## auv_top
module auv_top #(
    parameter integer ADDR_WIDTH = 24,
    parameter integer ROM_SIZE = 16384,
    parameter [ADDR_WIDTH-1:0] RST_VECTOR = 'h0,
    localparam integer RomSizeWords = ROM_SIZE / 4,
    localparam integer RomWidth = $clog2(RomSizeWords)
) (
    input   logic                       clk, rst_n,
    output  logic   [RomWidth-1:0]      imem_adr,
    input   logic   [31:0]              imem_dat,
    output  logic   [ADDR_WIDTH-1:0]    wb_adr_o,
    input   logic   [15:0]              wb_dat_i,
    output  logic   [15:0]              wb_dat_o,
    output  logic   [ 1:0]              wb_sel_o,
    output  logic                       wb_we_o, wb_stb_o, wb_cyc_o,
    input   logic                       wb_ack_i, wb_stall_i
);
    logic [ADDR_WIDTH-3:0] id_pc, ex_pc;
    logic [31:0] if_inst;
    logic [31:0] id_imm;
    logic [3:0] id_rs1, id_rs2, id_rd;
    logic [2:0] id_funct3;
    logic id_pop, id_alu_en, id_mem_access, id_pc_wr, id_branch, id_mem_wr;
    logic id_reg_wr, id_link;
    logic id_alu_alt, id_zba_shadd, id_zbs_bclrbext, id_zbs_binv, id_zbs_bset;
    logic id_sel_op1;
    logic id_sel_op2;
    logic [31:0] reg_rs1, reg_rs2;
    logic [ADDR_WIDTH-1:0] ex_pc_wr;
    logic [31:0] ex_reg_wr_dat;
    logic ex_jmp, ex_stall, ex_flush;
    logic ex_reg_wr;
    logic boot;
    always_ff @( posedge clk or negedge rst_n )
        if (~rst_n)
            boot <= 1;
        else
            boot <= 0;
    logic [ADDR_WIDTH-3:0] pc_wr;
    logic jmp, flush;
    assign pc_wr = boot ? RST_VECTOR[ADDR_WIDTH-1:2] : ex_pc_wr[ADDR_WIDTH-1:2];
    assign jmp = ex_jmp | boot;
    assign flush = ex_flush | boot;
    auv_fetch #(
        .ADDR_WIDTH         ( ADDR_WIDTH        ),
        .ROM_SIZE           ( ROM_SIZE          )
    ) stage_if (
        .clk                ( clk               ),
        .rst_n              ( rst_n             ),
        .pop                ( id_pop            ),
  ...
Size in the first run: roughly 690 flip-flops, ~110 I/O pins, about 48000 um^2 of cells after synthesis.
make LEC_CHECK=0 CAP_MARGIN=20 CORE_ASPECT_RATIO=0.91 CORE_MARGIN=3 CORE_UTILIZATION=72 CTS_CLUSTER_SIZE=45 PLACE_DENSITY=0.35 SETUP_SLACK_MARGIN=4.06 SLEW_MARGIN=15 finish   # period 14.3 ns
run.sh (not shown) runs the stock make flow with config.mk's settings and CLKGATE_MAP_FILE=.
The first run failed in global routing (5_1_grt) on ODB-0269.
Then changed:
- CORE_ASPECT_RATIO: 0.91 -> default
- CORE_MARGIN: 3 -> 2
- CORE_UTILIZATION: 72 -> 40
- CTS_CLUSTER_SIZE: 45 -> default
- PLACE_DENSITY: 0.35 -> default
- SETUP_SLACK_MARGIN: 4.06 -> default
- SLEW_MARGIN: 15 -> 20
- clock period: 14.3 -> 12.0 ns (I/O delays scaled with it)
Outcome: Now the flow passed the timing, design-rule and antenna checks. Die size increases by about 80%. Synthesized area does not change. Synthesized cell count stays the same.

---

auv_top again, from the RTL that the note above started with.
Design auv_top, start of the top module:
module auv_top #(
    parameter integer ADDR_WIDTH = 24,
    parameter integer ROM_SIZE = 16384,
    parameter [ADDR_WIDTH-1:0] RST_VECTOR = 'h0,
    localparam integer RomSizeWords = ROM_SIZE / 4,
    localparam integer RomWidth = $clog2(RomSizeWords)
) (
    input   logic                       clk, rst_n,
    output  logic   [RomWidth-1:0]      imem_adr,
    input   logic   [31:0]              imem_dat,
    output  logic   [ADDR_WIDTH-1:0]    wb_adr_o,
    input   logic   [15:0]              wb_dat_i,
    output  logic   [15:0]              wb_dat_o,
    output  logic   [ 1:0]              wb_sel_o,
    output  logic                       wb_we_o, wb_stb_o, wb_cyc_o,
    input   logic                       wb_ack_i, wb_stall_i
);
Settings: LEC_CHECK=0, CAP_MARGIN=25, CELL_PAD_IN_SITES_DETAIL_PLACEMENT=0, CELL_PAD_IN_SITES_GLOBAL_PLACEMENT=0, CORE_ASPECT_RATIO=0.74, CORE_MARGIN=4, CORE_UTILIZATION=40, CTS_CLUSTER_DIAMETER=371, CTS_CLUSTER_SIZE=42, GPL_ROUTABILITY_DRIVEN=0, GPL_TIMING_DRIVEN=0, HOLD_SLACK_MARGIN=0.13, MIN_ROUTING_LAYER=met2, PLACE_DENSITY_LB_ADDON=0.0, SLEW_MARGIN=20, TNS_END_PERCENT=10; clock period 8.48 ns.
The baseline never finished: it broke off in global routing (GRT-0116).
Edit:
- CAP_MARGIN: 25 -> 20
- CELL_PAD_IN_SITES_DETAIL_PLACEMENT: 0 -> default
- CELL_PAD_IN_SITES_GLOBAL_PLACEMENT: 0 -> default
- CORE_ASPECT_RATIO: 0.74 -> default
- CORE_MARGIN: 4 -> 2
- CORE_UTILIZATION: 40 -> 68
- CTS_CLUSTER_DIAMETER: 371 -> default
- CTS_CLUSTER_SIZE: 42 -> default
- GPL_ROUTABILITY_DRIVEN: 0 -> default
- GPL_TIMING_DRIVEN: 0 -> default
- HOLD_SLACK_MARGIN: 0.13 -> default
- MIN_ROUTING_LAYER: met2 -> default
- PLACE_DENSITY_LB_ADDON: 0.0 -> default
- TNS_END_PERCENT: 10 -> default
- clock period: 8.48 -> 10.1 ns (I/O delays scaled with it)
What happened: The changed run did not get past global routing; synthesized cell count stays the same; die area decreases by 42%; synthesized area does not change.

---

Starting RTL as in the previous note.
// auv_top
module auv_top #(
    parameter integer ADDR_WIDTH = 24,
    parameter integer ROM_SIZE = 16384,
    parameter [ADDR_WIDTH-1:0] RST_VECTOR = 'h0,
    localparam integer RomSizeWords = ROM_SIZE / 4,
    localparam integer RomWidth = $clog2(RomSizeWords)
) (
    input   logic                       clk, rst_n,
    output  logic   [RomWidth-1:0]      imem_adr,
    input   logic   [31:0]              imem_dat,
    output  logic   [ADDR_WIDTH-1:0]    wb_adr_o,
    input   logic   [15:0]              wb_dat_i,
    output  logic   [15:0]              wb_dat_o,
    output  logic   [ 1:0]              wb_sel_o,
    output  logic                       wb_we_o, wb_stb_o, wb_cyc_o,
    input   logic                       wb_ack_i, wb_stall_i
);
make LEC_CHECK=0 CAP_MARGIN=30 CORE_MARGIN=2 CORE_UTILIZATION=66 GPL_TIMING_DRIVEN=0 HOLD_SLACK_MARGIN=0.04 MAX_ROUTING_LAYER=met4 PLACE_DENSITY_LB_ADDON=0.06 SLEW_MARGIN=25 TNS_END_PERCENT=60 finish   # period 8.26 ns
The first run did not get past global routing.
Change:
Settings changed: CAP_MARGIN 30 to 20, CORE_UTILIZATION 66 to 52, GPL_TIMING_DRIVEN 0 to unset, HOLD_SLACK_MARGIN 0.04 to unset, MAX_ROUTING_LAYER met4 to unset, PLACE_DENSITY_LB_ADDON 0.06 to unset, SLEW_MARGIN 25 to 20, TNS_END_PERCENT 60 to unset.
Clock period 8.26 ns to 6.5 ns, I/O delays scaled along.
=> The changed run completed and failed the layout checks on setup timing. Synthesized area stays the same. Die area goes up by 27%. Synthesized cell count is unchanged.
Change:
Settings changed: CORE_UTILIZATION 52 to 40.
Clock period 6.5 ns to 11.6 ns, I/O delays scaled along.
Outcome:
- The new run passed the timing, design-rule and antenna checks
- critical path depth drops by 1
- combinational power falls by 53%
- area after synthesis is unchanged
- sequential cell count does not change
- cell count fell by 2.9%
- global-route usage came out lower by 13 points
- wire length grows by 1.1%
- via count falls by 8.3%
Change:
Settings changed: CORE_UTILIZATION 40 to 62, SETUP_SLACK_MARGIN set to 1.35.
Clock period 11.6 ns to 9.54 ns, I/O delays scaled along.
Outcome:
- The changed run ended with an error in global routing
- synthesized cell count is unchanged
- die size came out lower by 35%
- area after synthesis is unchanged

---

Setup of wip/nickel:
Starting RTL as in the previous note.
make LEC_CHECK=0 CAP_MARGIN=20 CORE_MARGIN=2 CORE_UTILIZATION=50 SLEW_MARGIN=20 TNS_END_PERCENT=5 finish   # period 6.5 ns
No crash in wip/nickel: every stage finished, but the layout fails its final checks due to negative setup slack.
Relative to wip/nickel, the following input files were edited for wip/tundra:
-- flow/config.mk --
<<< wip/nickel, line 9
export CORE_MARGIN = 2
export CORE_UTILIZATION = 50
export SLEW_MARGIN = 20
export TNS_END_PERCENT = 5
>>> wip/tundra, line 9
export CORE_MARGIN = 2
export CORE_UTILIZATION = 61
export SETUP_SLACK_MARGIN = 2.26
export SLEW_MARGIN = 20
==> flow/constraint.sdc <==
create_clock -name core_clock -period 8.73 [get_ports {clk}]
set_input_delay 1.7460 -clock core_clock [delete_from_list [all_inputs] [get_ports {clk}]]
set_output_delay 1.7460 -clock core_clock [all_outputs]
set_load 0.01 [all_outputs]
--- outcome ---
wip/nickel → wip/tundra: final weighted congestion in routability-driven placement -0.57%; area of the die fell 0.017 mm^2; clock buffer count from CTS moved up; detailed placer's ending HPWL moved down. FAIL wip/tundra @ global routing: tool exited with error. On wip/tundra: initial cell density of the core is 11 points higher than what wip/nickel gave. wip/tundra vs wip/nickel on post-placement cell area: wip/tundra is the lower one. Compared with wip/nickel, wip/tundra shows a lower total instance count after detailed placement. Relative to wip/nickel, count of standard-cell rows has decreased by 11 in wip/tundra.
Input-level comparison between wip/onyx and wip/tundra:
-- flow/config.mk --
<<< wip/tundra, line 9
export CORE_MARGIN = 2
export CORE_UTILIZATION = 61
export SETUP_SLACK_MARGIN = 2.26
export SLEW_MARGIN = 20
>>> wip/onyx, line 9
export CORE_MARGIN = 2
export CORE_UTILIZATION = 40
export SLEW_MARGIN = 20
==> flow/constraint.sdc <==
create_clock -name core_clock -period 8.34 [get_ports {clk}]
set_input_delay 1.6680 -clock core_clock [delete_from_list [all_inputs] [get_ports {clk}]]
set_output_delay 1.6680 -clock core_clock [all_outputs]
set_load 0.01 [all_outputs]
==> results <==
wip/onyx finished all stages; however, its layout fails the closing checks, the failures being max-slew violations, negative setup slack.
Number of distinct library cells after synthesis came out exactly the same in wip/tundra and wip/onyx.
Comparing wip/tundra and wip/onyx, the lower worst setup slack before clock tree synthesis was measured on wip/onyx.
Per the comparison of wip/onyx with wip/tundra, number of buffers created by CTS went up by about 3%; chip footprint increased by 0.042 mm^2 relative to the old numbers; count of buffers added by post-CTS timing repair for setup went down 137; floorplan core density -21 points.
wip/onyx — cell area after placement 2.5% higher, wip/tundra as reference
For wip/quartz, these inputs were changed with respect to wip/onyx:
-- flow/config.mk --
<<< wip/onyx, line 9
export CORE_MARGIN = 2
export CORE_UTILIZATION = 40
export SLEW_MARGIN = 20
>>> wip/quartz, line 9
export CORE_MARGIN = 2
export CORE_UTILIZATION = 57
export MAX_ROUTING_LAYER = met4
export SETUP_SLACK_MARGIN = 1.65
export SLEW_MARGIN = 20
export TNS_END_PERCENT = 5
==> flow/constraint.sdc <==
create_clock -name core_clock -period 6.5 [get_ports {clk}]
set_input_delay 1.3000 -clock core_clock [delete_from_list [all_inputs] [get_ports {clk}]]
set_output_delay 1.3000 -clock core_clock [all_outputs]
set_load 0.01 [all_outputs]
### Flow results
FAIL wip/quartz @ global routing: tool exited with error
Reported for wip/onyx and wip/quartz, count of H-tree levels built during CTS turned out identical to the last digit.
[compare] base=wip/onyx new=wip/quartz: synthesized area per cell closely matched the old numbers, area after synthesis closely matched the old numbers, horizontal die dimension decreased by 56 um relative to the old numbers, number of cell rows decreased by 20 relative to the old numbers.
Between wip/onyx and wip/quartz, the difference in share of flip-flops with an asynchronous set or reset after synthesis is negligible.
Standard cell core area on wip/quartz is ahead of wip/onyx.
As far as area fraction in mux cells goes, wip/onyx and wip/quartz are indistinguishable; the numbers are identical.
In the tables for wip/onyx and wip/quartz, post-CTS setup-driven buffer insertion count reads lower with wip/onyx.
Comparing wip/onyx and wip/quartz, post-cts sizing count is lower on wip/onyx.
Summary: with wip/onyx as the reference, die span in y in wip/quartz moved down by more than 10%.
The inputs of wip/xenon differ from those of wip/quartz as listed below.
-- flow/config.mk --
<<< wip/quartz, line 9
export CORE_MARGIN = 2
export CORE_UTILIZATION = 57
export MAX_ROUTING_LAYER = met4
export SETUP_SLACK_MARGIN = 1.65
export SLEW_MARGIN = 20
export TNS_END_PERCENT = 5
>>> wip/xenon, line 9
export CORE_MARGIN = 2
export CORE_UTILIZATION = 54
export SLEW_MARGIN = 20
==> flow/constraint.sdc <==
create_clock -name core_clock -period 11.6 [get_ports {clk}]
set_input_delay 2.3200 -clock core_clock [delete_from_list [all_inputs] [get_ports {clk}]]
set_output_delay 2.3200 -clock core_clock [all_outputs]
set_load 0.01 [all_outputs]
==> comparison <==
wip/xenon vs wip/quartz — number of buffers added by the clock tree synthesis step rose 4.3%.
wip/quartz -> wip/xenon: area fraction in mux cells delta 0, exact match
wip/xenon -> wip/quartz: share of flip-flops with an asynchronous set or reset delta 0, exact match
Between wip/quartz and wip/xenon, the flow reports cell count after placement decreasing by a few percent.
Summary of the comparison: cell area reported after detailed placement is lower in wip/xenon, relative to wip/quartz.
Of wip/xenon and wip/quartz, it is wip/xenon that has the lower setup fix buffers added after clock tree synthesis.
wip/xenon did not stop at any stage, and its layout met the timing, design-rule and antenna checks.
When wip/xenon is measured against wip/quartz, its die area turns out 5.5% higher.
Side by side, number of instances resized during post-cts repair turned out lower in wip/xenon than in wip/quartz.
The following lists how wip/maple was set up differently from wip/xenon:
-- flow/config.mk --
<<< wip/xenon, line 9
export CORE_MARGIN = 2
export CORE_UTILIZATION = 54
export SLEW_MARGIN = 20
>>> wip/maple, line 9
export CORE_MARGIN = 2
export CORE_UTILIZATION = 35
export SLEW_MARGIN = 20
==> flow/constraint.sdc <==
create_clock -name core_clock -period 12.9 [get_ports {clk}]
set_input_delay 2.5800 -clock core_clock [delete_from_list [all_inputs] [get_ports {clk}]]
set_output_delay 2.5800 -clock core_clock [all_outputs]
set_load 0.01 [all_outputs]
## What came out
Taking wip/xenon as the reference, in wip/maple final period utilization fell 8.7 points; area growth from synthesis to layout rose 1.4 points; floorplan core density fell 19 points. Going from wip/xenon to wip/maple, utilization -21 points; clock buffer instance count of the final layout lower; filler cell count rose by 5,922. Delta(fraction of power spent switching nets, wip/maple - wip/xenon) > 0. wip/maple contains fewer vias than wip/xenon. Horizontal die size | wip/maple above wip/xenon. Final design instance area without fill grows slightly when moving from wip/xenon to wip/maple.

---

auv_top again, from the RTL that the note above started with.
## auv_top
module auv_top #(
    parameter integer ADDR_WIDTH = 24,
    parameter integer ROM_SIZE = 16384,
    parameter [ADDR_WIDTH-1:0] RST_VECTOR = 'h0,
    localparam integer RomSizeWords = ROM_SIZE / 4,
    localparam integer RomWidth = $clog2(RomSizeWords)
) (
    input   logic                       clk, rst_n,
    output  logic   [RomWidth-1:0]      imem_adr,
    input   logic   [31:0]              imem_dat,
    output  logic   [ADDR_WIDTH-1:0]    wb_adr_o,
    input   logic   [15:0]              wb_dat_i,
    output  logic   [15:0]              wb_dat_o,
    output  logic   [ 1:0]              wb_sel_o,
    output  logic                       wb_we_o, wb_stb_o, wb_cyc_o,
    input   logic                       wb_ack_i, wb_stall_i
);
Settings: LEC_CHECK=0, ABC_AREA=1, CAP_MARGIN=30, CORE_ASPECT_RATIO=0.73, CORE_MARGIN=5, CORE_UTILIZATION=66, GPL_TIMING_DRIVEN=0, MAX_ROUTING_LAYER=met4, MIN_ROUTING_LAYER=met2, PLACE_DENSITY_LB_ADDON=0.11, SETUP_SLACK_MARGIN=2.88, SLEW_MARGIN=25, TNS_END_PERCENT=80; clock period 11.8 ns.
The starting point died in 5_1_grt on GRT-0116.
Edit:
==> flow/config.mk (replaced) <==
export PLATFORM = sky130hd
export DESIGN_NAME = auv_top
export DESIGN_NICKNAME = auv_top
export VERILOG_FILES = /design/flow/design.v
export SDC_FILE = /design/flow/constraint.sdc
export NUM_CORES = 4
export LEC_CHECK = 0
export CAP_MARGIN = 20
export CORE_ASPECT_RATIO = 0.91
export CORE_MARGIN = 3
export CORE_UTILIZATION = 72
export CTS_CLUSTER_SIZE = 45
export PLACE_DENSITY_LB_ADDON = 0.22
export SLEW_MARGIN = 15
==> flow/constraint.sdc (replaced) <==
create_clock -name core_clock -period 14.3 [get_ports {clk}]
set_input_delay 2.8600 -clock core_clock [delete_from_list [all_inputs] [get_ports {clk}]]
set_output_delay 2.8600 -clock core_clock [all_outputs]
set_load 0.01 [all_outputs]
Result: The new run never finished: it broke off in 5_1_grt, error GRT-0116. Synthesized cell count drops by 35%. Die size drops by 17%. Synthesized area drops by about 7%.
Edit:
--- a/flow/config.mk
+++ b/flow/config.mk
@@ -11,4 +11,5 @@
 export CORE_UTILIZATION = 72
 export CTS_CLUSTER_SIZE = 45
-export PLACE_DENSITY_LB_ADDON = 0.22
+export PLACE_DENSITY = 0.35
+export SETUP_SLACK_MARGIN = -0.92
 export SLEW_MARGIN = 15
==> flow/constraint.sdc (replaced) <==
create_clock -name core_clock -period 13.5 [get_ports {clk}]
set_input_delay 2.7000 -clock core_clock [delete_from_list [all_inputs] [get_ports {clk}]]
set_output_delay 2.7000 -clock core_clock [all_outputs]
set_load 0.01 [all_outputs]
- The new run stopped in 5_1_grt, error ODB-0269
- die area does not change
- synthesized cell count does not change
- area after synthesis stays the same
Edit:
--- a/flow/config.mk
+++ b/flow/config.mk
@@ -10,6 +10,7 @@
 export CORE_MARGIN = 3
 export CORE_UTILIZATION = 72
+export CTS_CLUSTER_DIAMETER = 29
 export CTS_CLUSTER_SIZE = 45
-export PLACE_DENSITY = 0.35
-export SETUP_SLACK_MARGIN = -0.92
+export PLACE_DENSITY_LB_ADDON = 0.22
 export SLEW_MARGIN = 15
+export TNS_END_PERCENT = 40
==> flow/constraint.sdc (replaced) <==
create_clock -name core_clock -period 14.1 [get_ports {clk}]
set_input_delay 2.8200 -clock core_clock [delete_from_list [all_inputs] [get_ports {clk}]]
set_output_delay 2.8200 -clock core_clock [all_outputs]
set_load 0.01 [all_outputs]
=>
- The changed run never finished: it broke off in 5_1_grt, error GRT-0116
- synthesized area does not change
- synthesized cell count is unchanged
- die area does not change
No activity file was given, so power comes from the tool's default toggle rates.
